==> inputs of run a <==
// mul
module mul(
    input  wire        clk,
    input  wire        rst,
    input  wire [63:0] lm,
    input  wire [63:0] rm,
    input  wire [1:0]  Data_type,
    output reg  [19:0] mul_out
);
export LEC_CHECK = 0
export CAP_MARGIN = 20
export CORE_MARGIN = 2
export CORE_UTILIZATION = 66
export CTS_CLUSTER_DIAMETER = 287
export CTS_CLUSTER_SIZE = 99
export SLEW_MARGIN = 20
create_clock -name core_clock -period 5.47 [get_ports {clk}]
run.sh (not shown) runs the stock make flow with config.mk's settings and CLKGATE_MAP_FILE=.
==> run b: changes against run a <==
Settings changed: CORE_UTILIZATION 66 to 27, CTS_CLUSTER_DIAMETER 287 to unset, CTS_CLUSTER_SIZE 99 to unset.
==> flow/constraint.sdc (replaced) <==
create_clock -name core_clock -period 10.2 [get_ports {clk}]
set_input_delay 2.0400 -clock core_clock [delete_from_list [all_inputs] [get_ports {clk}]]
set_output_delay 2.0400 -clock core_clock [all_outputs]
set_load 0.01 [all_outputs]
==> run c: changes against run a <==
Settings changed: CORE_UTILIZATION 66 to 72, CTS_CLUSTER_DIAMETER 287 to 386, CTS_CLUSTER_SIZE 99 to 21, SETUP_SLACK_MARGIN set to -0.35.
==> flow/constraint.sdc (replaced) <==
create_clock -name core_clock -period 5.11 [get_ports {clk}]
set_input_delay 1.0220 -clock core_clock [delete_from_list [all_inputs] [get_ports {clk}]]
set_output_delay 1.0220 -clock core_clock [all_outputs]
set_load 0.01 [all_outputs]
==> metrics.cfg <==
[pwr]
pg_seq_uw = 956

[run_status]
status = complete, no violations

[setup_path]
cp.arrival_ns = 8.23
crit_start = rm[26]

[route]
dr.first_iter.drc_count = 4726
antennaDiodeCount = 1
routedWlPerCell_um = 18.66

[final_layout]
logic_area_sq_mm = 0.03884

[placement]
dp.cells = 8266

(the above is from run b)
==> metrics.cfg <==
[route]
dr.first_iter.drc_count = 7555
vias = 54065
antennaDiodeCount = 0

[run_status]
failed_checks = negative setup slack
status = complete, but fails checks

[sta]
setup_viol = 2
setup_ws_ns = -0.1055
grt_setup_unrepaired = true

[setup_path]
crit_start = lm[50]
cp.arrival_ns = 5.93

[die]
n_tap_cell = 882

[final_layout]
logic_area_sq_mm = 0.03983

(the above is from run a)
==> metrics.cfg <==
[yosys]
compound_area_share_pct = 27.79
top_area_cell = ha_1
top_logic_kind = adder cells
syn_nets = 7282
ys_sh_adder_pct = 27.98

[clock_network]
h-tree-depth = 4
cts_sinks = 156
cts_hold_buffers = 0
post-cts-setup-buffers = 17
cts-resized-gates = 78

[placement]
dp.cells = 8250
finalWeightedCongestion = 1.103
place_ws_ns = -1.449

[run_status]
lastStage = 5_1_grt
firstError = [ERROR GRT-0232] Routing congestion too high. Check the congestion heatmap in the GUI.
status = stopped before the end

[global_route]
use_met1_pct = 80.25

[die]
core_area_sq_mm = 0.06285

(the above is from run c)

---

==> run C: inputs <==
Starting RTL as in the previous note.
clock: 5.26 ns
lec_check: 0
cap_margin: 20
core_margin: 2
core_utilization: 71
cts_cluster_size: 34
place_density: 0.65
slew_margin: 20
==> run X: changes against run C <==
--- a/flow/config.mk
+++ b/flow/config.mk
@@ -8,6 +8,4 @@
 export CAP_MARGIN = 20
 export CORE_MARGIN = 2
-export CORE_UTILIZATION = 71
-export CTS_CLUSTER_SIZE = 34
-export PLACE_DENSITY = 0.65
+export CORE_UTILIZATION = 69
 export SLEW_MARGIN = 20
==> flow/constraint.sdc (replaced) <==
create_clock -name core_clock -period 6.26 [get_ports {clk}]
set_input_delay 1.2520 -clock core_clock [delete_from_list [all_inputs] [get_ports {clk}]]
set_output_delay 1.2520 -clock core_clock [all_outputs]
set_load 0.01 [all_outputs]
==> run Y: changes against run C <==
--- a/flow/config.mk
+++ b/flow/config.mk
@@ -8,6 +8,6 @@
 export CAP_MARGIN = 20
 export CORE_MARGIN = 2
-export CORE_UTILIZATION = 71
-export CTS_CLUSTER_SIZE = 34
-export PLACE_DENSITY = 0.65
+export CORE_UTILIZATION = 66
+export CTS_CLUSTER_SIZE = 33
+export SETUP_SLACK_MARGIN = 0.87
 export SLEW_MARGIN = 20
==> flow/constraint.sdc (replaced) <==
create_clock -name core_clock -period 3.47 [get_ports {clk}]
set_input_delay 0.6940 -clock core_clock [delete_from_list [all_inputs] [get_ports {clk}]]
set_output_delay 0.6940 -clock core_clock [all_outputs]
set_load 0.01 [all_outputs]
==> comparison table <==
| item | run C | run Y | run X |
|---|---|---|---|
| Run status | stopped before the end | stopped before the end | complete, no violations |
| Failing step | global routing (5_1_grt) | clock tree synthesis (4_1_cts) | - |
| Placer congestion estimate | 1.078 | 1.014 | 1.045 |
| HPWL after detailed placement | 139900 µm | 144300 µm | 119200 µm |
| DP Worst Slack | -1.081 ns | -2.376 ns | -0.3937 ns |
| Cts bufs inserted | 17 | - | 17 |
| Horizontal die dimension | 257.5 µm | 266.9 µm | 261.1 µm |
| Post-cts sizing count | 175 | - | 0 |
| Setup Buffers After CTS | 35 | - | 0 |
| Fraction of the core area occupied by cells at floorplan | 72.06% | 66.63% | 69.51% |
| Clk sinks | 156 | - | 156 |
| Maximum buffer depth of the clock tree | 2 | - | 2 |
| Chip Footprint | 0.06630 mm² | 0.07124 mm² | 0.06819 mm² |
| Placement Cell Area | 0.05704 mm² | 0.06119 mm² | 0.05092 mm² |
| Post-CTS Hold Buffers | 0 | - | 0 |
| Row count | 92 | 96 | 94 |
| Core area | 0.06331 mm² | 0.06847 mm² | 0.06563 mm² |
| Mux cell area share after synthesis | 6.185% | 6.185% | 6.185% |
| Die height | 257.5 µm | 266.9 µm | 261.1 µm |
| # H-tree levels | 4 | - | 4 |
| Number of placed instances, taps included | 8158 | 8491 | 7414 |
| CTS Root Buffer Type | clkbuf_16 | - | clkbuf_16 |

---

==> inputs of v2 <==
mul again, from the RTL that the note above started with.
clock: 6.5 ns
lec_check: 0
cap_margin: 20
core_margin: 2
core_utilization: 56
cts_cluster_diameter: 245
cts_cluster_size: 95
place_density: 0.39
slew_margin: 20
tns_end_percent: 15
==> v18 (differences from v2) <==
- CORE_UTILIZATION: 56 -> 57
- CTS_CLUSTER_DIAMETER: 245 -> unset
- CTS_CLUSTER_SIZE: 95 -> 37
- PLACE_DENSITY: 0.39 -> unset
- TNS_END_PERCENT: 15 -> unset
==> flow/constraint.sdc (replaced) <==
create_clock -name core_clock -period 5.12 [get_ports {clk}]
set_input_delay 1.0240 -clock core_clock [delete_from_list [all_inputs] [get_ports {clk}]]
set_output_delay 1.0240 -clock core_clock [all_outputs]
set_load 0.01 [all_outputs]
==> notes <==
v18 reached the layout checks and failed them: negative setup slack. v2 finished with timing, DRC and antenna clean.
Of v2 and v18, v18 has the higher total power (gap about 36%, measured against v18).
In v18 the via count is larger than in v2, by 12%.
Against v2, the final area of v18 is larger by about 20%.
In v2 the combinational power is lower than in v18, by 38%.
Between v18 and v2, the lower global-route usage is in v2 (gap 3.7 points).
Against v18, the sequential power of v2 is smaller by 23%.
Against v18, the clock power of v2 is lower by 19%.

---

==> v38: inputs <==
Starting RTL as in the previous note.
clock: 8.69 ns
lec_check: 0
cap_margin: 20
cell_pad_in_sites_detail_placement: 1
cell_pad_in_sites_global_placement: 2
core_aspect_ratio: 1.4
core_margin: 2
core_utilization: 30
cts_cluster_diameter: 24
cts_cluster_size: 17
gpl_routability_driven: 0
place_density_lb_addon: 0.12
slew_margin: 20
tns_end_percent: 50
==> v8 (differences from v38) <==
- CELL_PAD_IN_SITES_DETAIL_PLACEMENT: 1 -> default
- CELL_PAD_IN_SITES_GLOBAL_PLACEMENT: 2 -> default
- CORE_ASPECT_RATIO: 1.4 -> default
- CORE_UTILIZATION: 30 -> 71
- CTS_CLUSTER_DIAMETER: 24 -> default
- CTS_CLUSTER_SIZE: 17 -> 36
- GPL_ROUTABILITY_DRIVEN: 0 -> default
- PLACE_DENSITY: default -> 0.65
- PLACE_DENSITY_LB_ADDON: 0.12 -> default
- TNS_END_PERCENT: 50 -> default
==> flow/constraint.sdc (replaced) <==
create_clock -name core_clock -period 5.26 [get_ports {clk}]
set_input_delay 1.0520 -clock core_clock [delete_from_list [all_inputs] [get_ports {clk}]]
set_output_delay 1.0520 -clock core_clock [all_outputs]
set_load 0.01 [all_outputs]
==> qor summary <==
	v8	v38
Outcome	stopped before the end	finished clean
Stage where the flow stopped	global routing	-
Yosys top cell area share	14.8%	14.8%
DIE AREA	66,300 um^2	155,000 um^2
Post-synth tally of flip-flops with integrated enable	0	0
Post-CTS sizing	175	0
Placed Instance Area	57,000 um^2	48,900 um^2
Die extent in y	257 um	465 um
Total number of clock tree sinks	156	156
DP Worst Slack	-1080 ps	832 ps
Flops out of synthesis	156	156
Core Util at FP	72.1%	30.2%
Detail Placement HPWL	140,000 um	148,000 um
Warnings, synthesis	8	8
Total core area	63,300 um^2	151,000 um^2
Most instantiated library cell after synthesis	a21oi_1	a21oi_1
Simple-gate share of the synthesized area	16.7%	16.7%
# port buffers	151	151
CTS Root Cell	clkbuf_16	clkbuf_16
Ys cells	6,310	6,310
Mapped Avg Cell Area	7.23 um^2	7.23 um^2
Total number of placement rows	92	169
Chip Area, Yosys	45,600 um^2	45,600 um^2
Die width	257 um	334 um
Number of clock buffers inserted by TritonCTS	17	17
Number of buffers inserted by post-CTS setup repair	35	0
Cell taking the most area after synthesis	ha_1	ha_1
Placed Cells	8,158	8,082

---

==> job 499 <==
Starting RTL as in the previous note.
Settings: LEC_CHECK=0, CAP_MARGIN=35, CORE_MARGIN=2, CORE_UTILIZATION=40, CTS_CLUSTER_SIZE=96, GPL_TIMING_DRIVEN=0, MAX_ROUTING_LAYER=met4, MIN_ROUTING_LAYER=met2, SLEW_MARGIN=20, TNS_END_PERCENT=10; clock period 11.0 ns.
==> inputs of job 7009, as changes to job 499 <==
==> flow/config.mk (replaced) <==
export PLATFORM = sky130hd
export DESIGN_NAME = mul
export DESIGN_NICKNAME = mul
export VERILOG_FILES = /design/flow/design.v
export SDC_FILE = /design/flow/constraint.sdc
export NUM_CORES = 4
export LEC_CHECK = 0
export CAP_MARGIN = 20
export CORE_MARGIN = 2
export CORE_UTILIZATION = 71
export CTS_CLUSTER_SIZE = 39
export PLACE_DENSITY = 0.65
export SLEW_MARGIN = 20
==> flow/constraint.sdc (replaced) <==
create_clock -name core_clock -period 5.32 [get_ports {clk}]
set_input_delay 1.0640 -clock core_clock [delete_from_list [all_inputs] [get_ports {clk}]]
set_output_delay 1.0640 -clock core_clock [all_outputs]
set_load 0.01 [all_outputs]
==> inputs of job 3115, as changes to job 499 <==
==> flow/config.mk (replaced) <==
export PLATFORM = sky130hd
export DESIGN_NAME = mul
export DESIGN_NICKNAME = mul
export VERILOG_FILES = /design/flow/design.v
export SDC_FILE = /design/flow/constraint.sdc
export NUM_CORES = 4
export LEC_CHECK = 0
export CAP_MARGIN = 20
export CORE_MARGIN = 2
export CORE_UTILIZATION = 66
export SETUP_SLACK_MARGIN = -0.35
export SLEW_MARGIN = 20
==> flow/constraint.sdc (replaced) <==
create_clock -name core_clock -period 5.11 [get_ports {clk}]
set_input_delay 1.0220 -clock core_clock [delete_from_list [all_inputs] [get_ports {clk}]]
set_output_delay 1.0220 -clock core_clock [all_outputs]
set_load 0.01 [all_outputs]
==> comparison <==
- Job 3115 ran to the end with violations: setup timing. Job 7009 aborted during global routing with GRT-0232. Job 499 aborted during global routing (GRT-0116).
- In job 3115 the die area is lower than in job 499, by about 40%.
- Synthesized cell count is the same in job 3115 and job 7009.
- Area after synthesis is the same in job 3115 and job 7009.
==> figures <==
Core Region: job 499 113000 um2; job 3115 68500 um2; job 7009 63300 um2
Placement row count: job 499 123; job 3115 96; job 7009 92
Chip width: job 499 342 um; job 3115 267 um; job 7009 257 um
Dpl hpwl: job 499 174000 um; job 3115 135000 um; job 7009 138000 um
Die area: job 499 117000 um2; job 3115 71200 um2; job 7009 66300 um2
Gpl congestion: job 499 1.11; job 3115 1.03; job 7009 1.08
Buffers added on ports: job 499 106; job 3115 151; job 7009 151
Setup Fix Bufs, Post-CTS: job 499 0; job 3115 8; job 7009 27
Basic-gate share of the synthesized area counting and, or, nand and nor cells: job 499 0.167; job 3115 0.167; job 7009 0.167
Fraction of the mapped netlist area in adder cells: job 499 0.280; job 3115 0.280; job 7009 0.280
Worst setup timing slack at the placement stage: job 499 1.10 ns; job 3115 -1.21 ns; job 7009 -1.09 ns
Post-Place Cells: job 499 7955; job 3115 8315; job 7009 8100
Post-placement cell area: job 499 49400 um2; job 3115 57700 um2; job 7009 56600 um2
Floorplan die height: job 499 342 um; job 3115 267 um; job 7009 257 um
Post-CTS Resized: job 499 0; job 3115 54; job 7009 117
EDFF count, synth: job 499 0; job 3115 0; job 7009 0
Starting utilization of the core area: job 499 0.404; job 3115 0.666; job 7009 0.721
Post-synth design cell area: job 499 45600 um2; job 3115 45600 um2; job 7009 45600 um2
Status: job 499 aborted with a tool error; job 3115 failed layout checks; job 7009 aborted with a tool error
Failing step: job 499 global routing; job 3115 -; job 7009 global routing
Layout check failures: job 499 -; job 3115 setup timing; job 7009 -

---

==> 07-20: inputs <==
Starting RTL as in the previous note.
clock: 6.5 ns
lec_check: 0
cap_margin: 20
core_margin: 10
core_utilization: 65
cts_cluster_diameter: 245
cts_cluster_size: 95
place_density: 0.76
slew_margin: 20
tns_end_percent: 5
==> inputs of 05-06, as changes to 07-20 <==
Settings changed: CORE_ASPECT_RATIO from default to 0.5, CORE_MARGIN 10 to 7, CORE_UTILIZATION 65 to 60, CTS_CLUSTER_DIAMETER 245 to 293, CTS_CLUSTER_SIZE 95 to 99, HOLD_SLACK_MARGIN from default to -0.09, SETUP_SLACK_MARGIN from default to -0.65, TNS_END_PERCENT 5 to 20.
==> inputs of 02-25, as changes to 07-20 <==
Settings changed: CORE_MARGIN 10 to 2, CORE_UTILIZATION 65 to 34, CTS_CLUSTER_DIAMETER 245 to 293, CTS_CLUSTER_SIZE 95 to 99, HOLD_SLACK_MARGIN from default to -0.09, PLACE_DENSITY 0.76 to default, TNS_END_PERCENT 5 to default.
==> summary of the runs <==
- In sequential power, 07-20 and 02-25 hardly differ.
- Utilization, highest first: 07-20, 05-06, 02-25.
- Between 02-25 and 05-06, the lower cell area is in 05-06 (gap 3.9%, measured against 05-06).
- In sequential cell count, 02-25 and 05-06 do not differ.
- In 02-25 the register-to-register slack is better than in 07-20, by 0.10 ns.
- Wire length: 07-20 is lower than 05-06 (about 3.4%).
- In combinational power, 07-20 and 05-06 hardly differ.
- Between 07-20 and 02-25, the lower worst hold slack is in 07-20 (gap 0.090 ns).
- Sequential share of layout area, lowest first: 02-25, 07-20, 05-06.
==> figures <==
	07-20	02-25	05-06
Met2 Routed Length	66400 µm	73000 µm	67300 µm
Cell with the largest stage delay on the worst path	sky130_fd_sc_hd__clkdlybuf4s50_1	sky130_fd_sc_hd__fa_1	sky130_fd_sc_hd__clkdlybuf4s50_1
Power per unit of standard cell area	329 nW/µm²	333 nW/µm²	336 nW/µm²
Gate Area	38800 µm²	38900 µm²	38800 µm²
Area of the core	69800 µm²	133000 µm²	75200 µm²
Final core occ	72.5%	39.2%	66.9%
Met1 capacity usage during global routing	49.0%	32.0%	49.9%
Antenna diode count	1	1	0
End point of the most critical hold path	mul_out[0]	mul_out[1]	mul_out[0]
Share of total power in combinational logic	84.6%	85.1%	84.8%
Number of DRC violations after detailed-routing iteration 0	5752	4103	6253
Instance area at placement	50000 µm²	51700 µm²	49700 µm²
Fraction of the core area occupied by cells at floorplan	65.4%	34.2%	60.7%
Maximum number of pins on one net before global-route repair	53	59	64
Status	timing/DRC/antenna clean	timing/DRC/antenna clean	timing/DRC/antenna clean
Timing startpoint of the critical path	Data_type[0]	Data_type[1]	Data_type[1]
Worst Min Path Start	pp_reg[6][0]	pp_reg[7][0]	pp_reg[7][0]
Data arrival time of the critical path	6.50 ns	6.42 ns	6.56 ns
Layout fillers	5862	13871	6625
Clock power frac	6.0%	6.0%	6.4%
No activity file was given, so power comes from the tool's default toggle rates.
